==> inputs of try-onyx <==
## axis_matvec_mul
module axis_matvec_mul #(
    parameter R=8, C=8, W_X=4, W_K=3,
    localparam W_Y = W_X + W_K + $clog2(C)
)(
    input  logic clk, rstn,
    output logic s_axis_kx_tready,
    input  logic s_axis_kx_tvalid,
    input  logic [R*C*W_K + C*W_X -1:0] s_axis_kx_tdata,
    input  logic m_axis_y_tready,
    output logic m_axis_y_tvalid,
    output logic [R*W_Y-1:0] m_axis_y_tdata
);
==> flow/config.mk <==
export PLATFORM = sky130hd
export DESIGN_NAME = axis_matvec_mul
export DESIGN_NICKNAME = axis_matvec_mul
export VERILOG_FILES = /design/flow/design.v
export SDC_FILE = /design/flow/constraint.sdc
export NUM_CORES = 4
export LEC_CHECK = 0
export CAP_MARGIN = 20
export CORE_MARGIN = 2
export CORE_UTILIZATION = 40
export SETUP_SLACK_MARGIN = -0.14
export SLEW_MARGIN = 20
==> flow/constraint.sdc <==
create_clock -name core_clock -period 3.67 [get_ports {clk}]
set_input_delay 0.7340 -clock core_clock [delete_from_list [all_inputs] [get_ports {clk}]]
set_output_delay 0.7340 -clock core_clock [all_outputs]
set_load 0.01 [all_outputs]
run.sh (not shown) runs the stock make flow with config.mk's settings and CLKGATE_MAP_FILE=.
==> try-quartz (differences from try-onyx) <==
ABC_AREA = 1   (was not set)
CORE_UTILIZATION = 72   (was 40)
CTS_CLUSTER_DIAMETER = 226   (was not set)
CTS_CLUSTER_SIZE = 10   (was not set)
SETUP_SLACK_MARGIN = 0.3   (was -0.14)
==> flow/constraint.sdc (replaced) <==
create_clock -name core_clock -period 1.88 [get_ports {clk}]
set_input_delay 0.3760 -clock core_clock [delete_from_list [all_inputs] [get_ports {clk}]]
set_output_delay 0.3760 -clock core_clock [all_outputs]
set_load 0.01 [all_outputs]
==> try-lagoon (differences from try-onyx) <==
CORE_UTILIZATION = 62   (was 40)
SETUP_SLACK_MARGIN = 0.44   (was -0.14)
==> flow/constraint.sdc (replaced) <==
create_clock -name core_clock -period 2.75 [get_ports {clk}]
set_input_delay 0.5500 -clock core_clock [delete_from_list [all_inputs] [get_ports {clk}]]
set_output_delay 0.5500 -clock core_clock [all_outputs]
set_load 0.01 [all_outputs]
==> summary of the runs <==
- The lowest cell count belongs to try-lagoon, the highest to try-quartz.
- Design area: try-quartz > try-lagoon > try-onyx.
- Global-route usage, highest first: try-quartz, try-lagoon, try-onyx.
- The highest sequential share of layout area belongs to try-onyx, the lowest to try-quartz.
- The lowest die area belongs to try-quartz, the highest to try-onyx.
- Maximum frequency: try-lagoon > try-quartz > try-onyx.
- try-quartz finished but failed the layout checks on negative setup slack. try-lagoon finished clean. try-onyx finished clean.

========
==> build 53 <==
axis_matvec_mul again, from the RTL that the note above started with.
Settings: LEC_CHECK=0, CAP_MARGIN=20, CORE_ASPECT_RATIO=1.4, CORE_MARGIN=2, CORE_UTILIZATION=40, CTS_CLUSTER_DIAMETER=196, SETUP_SLACK_MARGIN=0.53, SLEW_MARGIN=20, TNS_END_PERCENT=25; clock period 8.0 ns.
==> trial 24: changes against build 53 <==
- CAP_MARGIN: 20 -> 40
- CORE_ASPECT_RATIO: 1.4 -> default
- CORE_UTILIZATION: 40 -> 72
- CTS_CLUSTER_DIAMETER: 196 -> default
- CTS_CLUSTER_SIZE: default -> 45
- PLACE_DENSITY: default -> 0.65
- SETUP_SLACK_MARGIN: 0.53 -> 0.77
- TNS_END_PERCENT: 25 -> default
==> flow/constraint.sdc (replaced) <==
create_clock -name core_clock -period 3.05 [get_ports {clk}]
set_input_delay 0.6100 -clock core_clock [delete_from_list [all_inputs] [get_ports {clk}]]
set_output_delay 0.6100 -clock core_clock [all_outputs]
set_load 0.01 [all_outputs]
==> trial 98: changes against build 53 <==
- CORE_ASPECT_RATIO: 1.4 -> default
- CORE_UTILIZATION: 40 -> 58
- CTS_CLUSTER_DIAMETER: 196 -> default
- SETUP_SLACK_MARGIN: 0.53 -> 0.97
- TNS_END_PERCENT: 25 -> default
==> flow/constraint.sdc (replaced) <==
create_clock -name core_clock -period 5.28 [get_ports {clk}]
set_input_delay 1.0560 -clock core_clock [delete_from_list [all_inputs] [get_ports {clk}]]
set_output_delay 1.0560 -clock core_clock [all_outputs]
set_load 0.01 [all_outputs]
==> comparison <==
The highest routed wire length belongs to trial 24, the lowest to trial 98. In trial 98 the clock skew is lower than in trial 24, by 0.0088 ns. Worst hold slack, lowest first: trial 98, trial 24, build 53. Sequential share of layout area: trial 98 > build 53 > trial 24. Global-route usage: trial 24 > trial 98 > build 53. Synthesized cell count is the same in build 53 and trial 98.
==> figures <==
Wire length on met1: trial 98 85300 um; trial 24 88000 um; build 53 77500 um
Number of resized instances in the post-cts repair step: trial 98 0; trial 24 826; build 53 0
Placer congestion estimate: trial 98 0.891; trial 24 0.919; build 53 0.842
Launch point of the worst reg-to-reg path: trial 98 x_reg[11]; trial 24 x_reg[21]; build 53 x_reg[29]
Top routing layer used: trial 98 met5; trial 24 met5; build 53 met4
Tool warning count: trial 98 46; trial 24 45; build 53 49
Wire length after detailed routing: trial 98 184000 um; trial 24 242000 um; build 53 189000 um
Hold_sp: trial 98 -; trial 24 s_axis_kx_tvalid; build 53 MATVEC.tree[184][4]
Pin count of the biggest net entering global routing: trial 98 157; trial 24 118; build 53 182
Placed instance area: trial 98 0.0881 mm^2; trial 24 0.0888 mm^2; build 53 0.0891 mm^2
Master of the slowest instance on the critical path: trial 98 dfrtp_1; trial 24 fa_2; build 53 clkdlybuf4s50_1
Chip footprint: trial 98 0.146 mm^2; trial 24 0.118 mm^2; build 53 0.211 mm^2
Setup repair after global routing missed its margin: trial 98 false; trial 24 true; build 53 false
Outcome: trial 98 complete, no violations; trial 24 complete, no violations; build 53 complete, no violations

========
==> run a: inputs <==
axis_matvec_mul again, from the RTL that the note above started with.
==> flow/config.mk <==
export PLATFORM = sky130hd
export DESIGN_NAME = axis_matvec_mul
export DESIGN_NICKNAME = axis_matvec_mul
export VERILOG_FILES = /design/flow/design.v
export SDC_FILE = /design/flow/constraint.sdc
export NUM_CORES = 4
export LEC_CHECK = 0
export CAP_MARGIN = 40
export CELL_PAD_IN_SITES_DETAIL_PLACEMENT = 0
export CORE_ASPECT_RATIO = 1.4
export CORE_MARGIN = 10
export CORE_UTILIZATION = 40
export CTS_CLUSTER_DIAMETER = 196
export GPL_ROUTABILITY_DRIVEN = 0
export HOLD_SLACK_MARGIN = 0.14
export MAX_ROUTING_LAYER = met4
export MIN_ROUTING_LAYER = met2
export SLEW_MARGIN = 20
export TNS_END_PERCENT = 55
==> flow/constraint.sdc <==
create_clock -name core_clock -period 8.0 [get_ports {clk}]
set_input_delay 1.6000 -clock core_clock [delete_from_list [all_inputs] [get_ports {clk}]]
set_output_delay 1.6000 -clock core_clock [all_outputs]
set_load 0.01 [all_outputs]
==> inputs of run b, as changes to run a <==
Settings changed: ABC_AREA set to 1, CAP_MARGIN 40 to 20, CELL_PAD_IN_SITES_DETAIL_PLACEMENT 0 to not set, CORE_ASPECT_RATIO 1.4 to not set, CORE_MARGIN 10 to 2, CORE_UTILIZATION 40 to 72, CTS_CLUSTER_DIAMETER 196 to not set, GPL_ROUTABILITY_DRIVEN 0 to not set, HOLD_SLACK_MARGIN 0.14 to not set, MAX_ROUTING_LAYER met4 to not set, MIN_ROUTING_LAYER met2 to not set, SETUP_SLACK_MARGIN set to 0.3, TNS_END_PERCENT 55 to not set.
==> flow/constraint.sdc (replaced) <==
create_clock -name core_clock -period 1.99 [get_ports {clk}]
set_input_delay 0.3980 -clock core_clock [delete_from_list [all_inputs] [get_ports {clk}]]
set_output_delay 0.3980 -clock core_clock [all_outputs]
set_load 0.01 [all_outputs]
==> qor summary <==
| item | run a | run b |
|---|---|---|
| Cell count after placement | 9729 | 11700 |
| Sequential cell area | 0.0381 mm2 | 0.0382 mm2 |
| Number of stages on the worst hold path | 1 | 3 |
| Buffer levels on the longest clock path | 4 | 3 |
| Inverter count of the layout excluding clock inverters | 656 | 1577 |
| Number of setup buffers added after CTS | 0 | 27 |
| Post-synthesis net count | 8359 | 10700 |
| Slowest stage cell on the critical path | sky130_fd_sc_hd__dfstp_2 | sky130_fd_sc_hd__o21ai_0 |
| Crit path setup slack, layout | 4500 ps | -1420 ps |
| All-Layer GR Usage | 0.269 | 0.409 |
| Outcome | complete, no violations | complete, but fails checks |
| Reasons for failing layout checks | - | negative setup slack |
